==> inputs of v34 <==
==> flow/design.v <==
module mdc (clk, rst_n, start, A, B, out, done);
input clk, rst_n, start;
input [7:0] A, B;
output reg [7:0] out;
output reg done;
reg [1:0] state;
reg [7:0] A_aux, B_aux;
localparam IDLE = 2'b00;
localparam SUBTRACT = 2'b01;
localparam FINISHED = 2'b10;
always @(posedge clk or negedge rst_n) begin
    if (!rst_n) begin
        state <= IDLE;
        out <= 0;
        done <= 0;
    end else begin
        done <= 0;
        case (state)
            IDLE: begin
                state <= IDLE;
                if (start) begin
                    state <= SUBTRACT;
                    A_aux <= A;
                    B_aux <= B;
                end
            end
            SUBTRACT: begin
                state <= SUBTRACT;
                if (A_aux > B_aux)
                    A_aux <= A_aux - B_aux;
                else if (B_aux > A_aux)
                    B_aux <= B_aux - A_aux;
                else
                    state <= FINISHED;
            end
            FINISHED: begin
                state <= IDLE;
                done <= 1;
                out <= A_aux;
            end
            default: state <= IDLE;
        endcase
    end
end
endmodule
==> flow/run.sh <==
#!/bin/bash
# the make line also repeats each setting of config.mk as NAME=value (left out here)
make -C /OpenROAD-flow-scripts/flow DESIGN_CONFIG=/design/flow/config.mk WORK_HOME=/design/flow/orfs CLKGATE_MAP_FILE= finish
==> flow/config.mk <==
export PLATFORM = sky130hd
export DESIGN_NAME = mdc
export DESIGN_NICKNAME = mdc
export VERILOG_FILES = /design/flow/design.v
export SDC_FILE = /design/flow/constraint.sdc
export NUM_CORES = 4
export LEC_CHECK = 0
export CAP_MARGIN = 15
export CORE_ASPECT_RATIO = 0.59
export CORE_MARGIN = 4
export CORE_UTILIZATION = 43
export CTS_BUF_LIST = sky130_fd_sc_hd__clkbuf_16
export CTS_CLUSTER_DIAMETER = 304
export GPL_ROUTABILITY_DRIVEN = 0
export GPL_TIMING_DRIVEN = 0
export HOLD_SLACK_MARGIN = 0.23
export PLACE_DENSITY_LB_ADDON = 0.14
export SLEW_MARGIN = 15
export TNS_END_PERCENT = 40
==> flow/constraint.sdc <==
create_clock -name core_clock -period 4.0 [get_ports {clk}]
set_input_delay 0.8000 -clock core_clock [delete_from_list [all_inputs] [get_ports {clk}]]
set_output_delay 0.8000 -clock core_clock [all_outputs]
set_load 0.01 [all_outputs]
==> inputs of v27, as changes to v34 <==
Settings changed: CAP_MARGIN 15 to 20, CORE_ASPECT_RATIO 0.59 to not set, CORE_MARGIN 4 to 2, CORE_UTILIZATION 43 to 72, CTS_CLUSTER_DIAMETER 304 to not set, CTS_CLUSTER_SIZE set to 98, GPL_ROUTABILITY_DRIVEN 0 to not set, GPL_TIMING_DRIVEN 0 to not set, HOLD_SLACK_MARGIN 0.23 to not set, PLACE_DENSITY_LB_ADDON 0.14 to not set, SLEW_MARGIN 15 to 20, TNS_END_PERCENT 40 to not set.
==> flow/constraint.sdc (replaced) <==
create_clock -name core_clock -period 4.03 [get_ports {clk}]
set_input_delay 0.8060 -clock core_clock [delete_from_list [all_inputs] [get_ports {clk}]]
set_output_delay 0.8060 -clock core_clock [all_outputs]
set_load 0.01 [all_outputs]
==> inputs of v5, as changes to v34 <==
Settings changed: CAP_MARGIN 15 to 20, CORE_ASPECT_RATIO 0.59 to not set, CORE_MARGIN 4 to 2, CORE_UTILIZATION 43 to 68, CTS_CLUSTER_DIAMETER 304 to not set, CTS_CLUSTER_SIZE set to 23, GPL_ROUTABILITY_DRIVEN 0 to not set, GPL_TIMING_DRIVEN 0 to not set, HOLD_SLACK_MARGIN 0.23 to not set, PLACE_DENSITY_LB_ADDON 0.14 to not set, SLEW_MARGIN 15 to 20, TNS_END_PERCENT 40 to not set.
==> flow/constraint.sdc (replaced) <==
create_clock -name core_clock -period 2.16 [get_ports {clk}]
set_input_delay 0.4320 -clock core_clock [delete_from_list [all_inputs] [get_ports {clk}]]
set_output_delay 0.4320 -clock core_clock [all_outputs]
set_load 0.01 [all_outputs]
==> qor summary <==
metric                                                                                               v5                  v27                  v34
Number of remaining DRC errors                                                                        -                    0                    0
Number of warnings the tools reported                                                                 -                   36                   34
Run status                                                                    aborted with a tool error  no timing/DRC/antenna violations  no timing/DRC/antenna violations
Stage where the flow stopped                                                             global routing                    -                    -
Power per cell area                                                                                   -          758 mW/mm^2          749 mW/mm^2
Area-dominant class                                                                                   -  combinational gates  combinational gates
Maximum fanout along the worst path                                                                   -                    8                    8
Post-CTS sizing                                                                                      14                    0                    0
Final WL                                                                                              -              4920 um              4840 um
Int Power                                                                                             -              1.03 mW              1.09 mW
Clock network power share                                                                             -                12.9%                15.2%
Flop count                                                                                            -                   28                   28
Number of max-capacitance violations reported                                                         -                    0                    0
Relative contribution of sequential cells to total power                                              -                30.7%                28.8%
Highest routing layer actually used                                                                   -                 met4                 met3
Clock tree from TritonCTS                                                                             -                  yes                  yes
Share of the final layout cell area in multi-input gates                                              -                45.3%                43.6%
Setup crit start                                                                                      -             A_aux[0]             A_aux[0]
Routed length on met2                                                                                 -              2470 um              1900 um
Critical path startpoint category                                                                     -                 flop                 flop
Max-slew headroom                                                                                     -                48.3%                34.7%
Design Area, Final                                                                                    -         0.00234 mm^2         0.00244 mm^2
CP peak stage delay                                                                                   -               670 ps               800 ps
Final core utilization                                                                                -                87.0%                56.7%
DR vias/cell                                                                                          -                 6.67                 5.39
Number of design-rule violations left by the first detailed-router iteration                          -                  126                  116

==> inputs of run D <==
RTL: the design.v shown in full above, as it stands there.
export LEC_CHECK = 0
export CAP_MARGIN = 35
export CORE_ASPECT_RATIO = 0.5
export CORE_MARGIN = 2
export CORE_UTILIZATION = 72
export CTS_BUF_LIST = sky130_fd_sc_hd__clkbuf_16
export CTS_CLUSTER_DIAMETER = 396
export CTS_CLUSTER_SIZE = 98
export SETUP_SLACK_MARGIN = 1.18
export SLEW_MARGIN = 20
create_clock -name core_clock -period 4.03 [get_ports {clk}]
run.sh (not shown) runs the stock make flow with config.mk's settings and CLKGATE_MAP_FILE=.
==> run R: changes against run D <==
CAP_MARGIN = 20   (was 35)
CORE_ASPECT_RATIO = unset   (was 0.5)
CORE_UTILIZATION = 31   (was 72)
CTS_CLUSTER_DIAMETER = unset   (was 396)
CTS_CLUSTER_SIZE = unset   (was 98)
SETUP_SLACK_MARGIN = unset   (was 1.18)
==> flow/constraint.sdc (replaced) <==
create_clock -name core_clock -period 2.85 [get_ports {clk}]
set_input_delay 0.5700 -clock core_clock [delete_from_list [all_inputs] [get_ports {clk}]]
set_output_delay 0.5700 -clock core_clock [all_outputs]
set_load 0.01 [all_outputs]
==> run A: changes against run D <==
CAP_MARGIN = 40   (was 35)
CORE_ASPECT_RATIO = unset   (was 0.5)
CORE_UTILIZATION = 66   (was 72)
CTS_CLUSTER_DIAMETER = unset   (was 396)
CTS_CLUSTER_SIZE = unset   (was 98)
SETUP_SLACK_MARGIN = unset   (was 1.18)
==> flow/constraint.sdc (replaced) <==
create_clock -name core_clock -period 2.17 [get_ports {clk}]
set_input_delay 0.4340 -clock core_clock [delete_from_list [all_inputs] [get_ports {clk}]]
set_output_delay 0.4340 -clock core_clock [all_outputs]
set_load 0.01 [all_outputs]
==> comparison table <==
                                                                          run D                run R                           run A
Final critical-path setup slack                                         1380 ps               457 ps                               -
Leak pwr                                                               0.980 nW              1.00 nW                               -
Delay of the slowest critical-path stage                                 480 ps               420 ps                               -
Area of the die                                                       3210 um^2            7040 um^2                       3450 um^2
First drt pass iteration count                                                5                    4                               -
R2r startpoint                                                         A_aux[0]             A_aux[0]                               -
Top pwr grp                                                 combinational cells  combinational cells                               -
Number of tap cells inserted                                                 37                   77                               -
Min-Delay Path Class                                                 reg -> reg           reg -> reg                               -
Part of the power in combinational logic                                  0.555                0.561                               -
Count of fill cells added during filler insertion                           118                  642                               -
Slowest CP cell                                                         a21oi_2             edfxtp_1                               -
Total global-route track usage                                            0.364                0.134                               -
Combined buffer and inverter count along the critical path                    1                    1                               -
Area growth from synthesis to layout                                      18.3%                22.1%                               -
Outcome                                        no timing/DRC/antenna violations  no timing/DRC/antenna violations       aborted with a tool error
Failing step                                                                  -                    -  clock tree synthesis (4_1_cts)

==> build 91: inputs <==
Starts from the design.v that is shown in full above.
Settings: LEC_CHECK=0, ABC_AREA=1, CAP_MARGIN=20, CORE_MARGIN=2, CORE_UTILIZATION=68, CTS_BUF_LIST=sky130_fd_sc_hd__clkbuf_16, CTS_CLUSTER_DIAMETER=332, CTS_CLUSTER_SIZE=95, PLACE_DENSITY=0.36, SETUP_SLACK_MARGIN=0.37, SLEW_MARGIN=20; clock period 2.46 ns.
==> trial 16 (differences from build 91) <==
Settings changed: ABC_AREA 1 to unset, CORE_UTILIZATION 68 to 40, CTS_CLUSTER_DIAMETER 332 to unset, CTS_CLUSTER_SIZE 95 to unset, PLACE_DENSITY 0.36 to unset, SETUP_SLACK_MARGIN 0.37 to unset.
==> flow/constraint.sdc (replaced) <==
create_clock -name core_clock -period 4.0 [get_ports {clk}]
set_input_delay 0.8000 -clock core_clock [delete_from_list [all_inputs] [get_ports {clk}]]
set_output_delay 0.8000 -clock core_clock [all_outputs]
set_load 0.01 [all_outputs]
==> trial 6 (differences from build 91) <==
Settings changed: CTS_CLUSTER_DIAMETER 332 to unset, CTS_CLUSTER_SIZE 95 to unset.
==> build 64 (differences from build 91) <==
Settings changed: ABC_AREA 1 to unset, CORE_UTILIZATION 68 to 43, CTS_CLUSTER_DIAMETER 332 to unset, CTS_CLUSTER_SIZE 95 to unset, HOLD_SLACK_MARGIN set to 0.23, PLACE_DENSITY 0.36 to unset, SETUP_SLACK_MARGIN 0.37 to unset.
==> flow/constraint.sdc (replaced) <==
create_clock -name core_clock -period 4.0 [get_ports {clk}]
set_input_delay 0.8000 -clock core_clock [delete_from_list [all_inputs] [get_ports {clk}]]
set_output_delay 0.8000 -clock core_clock [all_outputs]
set_load 0.01 [all_outputs]
==> results <==
metric                                            trial 16     build 91      trial 6    build 64
Core Footprint                                    4750 um2     2690 um2     2690 um2    4380 um2
Post-synthesis instance area                      1980 um2     1890 um2     1890 um2    1980 um2
Combinational gate area                           1060 um2     1080 um2     1080 um2    1060 um2
Fraction of met2 tracks used by global routing       0.301        0.578        0.578       0.291
Outcome                   no timing/DRC/antenna violations  no timing/DRC/antenna violations  no timing/DRC/antenna violations  no timing/DRC/antenna violations
Total number of nets in the final design               268          322          322         266
Met3 Usage GRT                                      0.0257       0.0576       0.0576      0.0197
Critical Path Fanout Max                                 8            4            4           8
Half-perimeter wire length after placement         3350 um      3180 um      3180 um     3320 um
Met1 Usage GRT                                       0.217        0.405        0.405       0.277
Mean cell area of the mapped netlist              9.66 um2     7.68 um2     7.68 um2    9.66 um2
Power density normalized to cell area           744 nW/um2  1270 nW/um2  1270 nW/um2  732 nW/um2
Finished layout cell area                         2410 um2     2520 um2     2520 um2    2360 um2
End point of the most critical hold path            out[6]     state[2]     state[2]      out[3]
Post-route insts no fill                               297          315          315         280
Power is estimated from default activity; no workload was simulated.
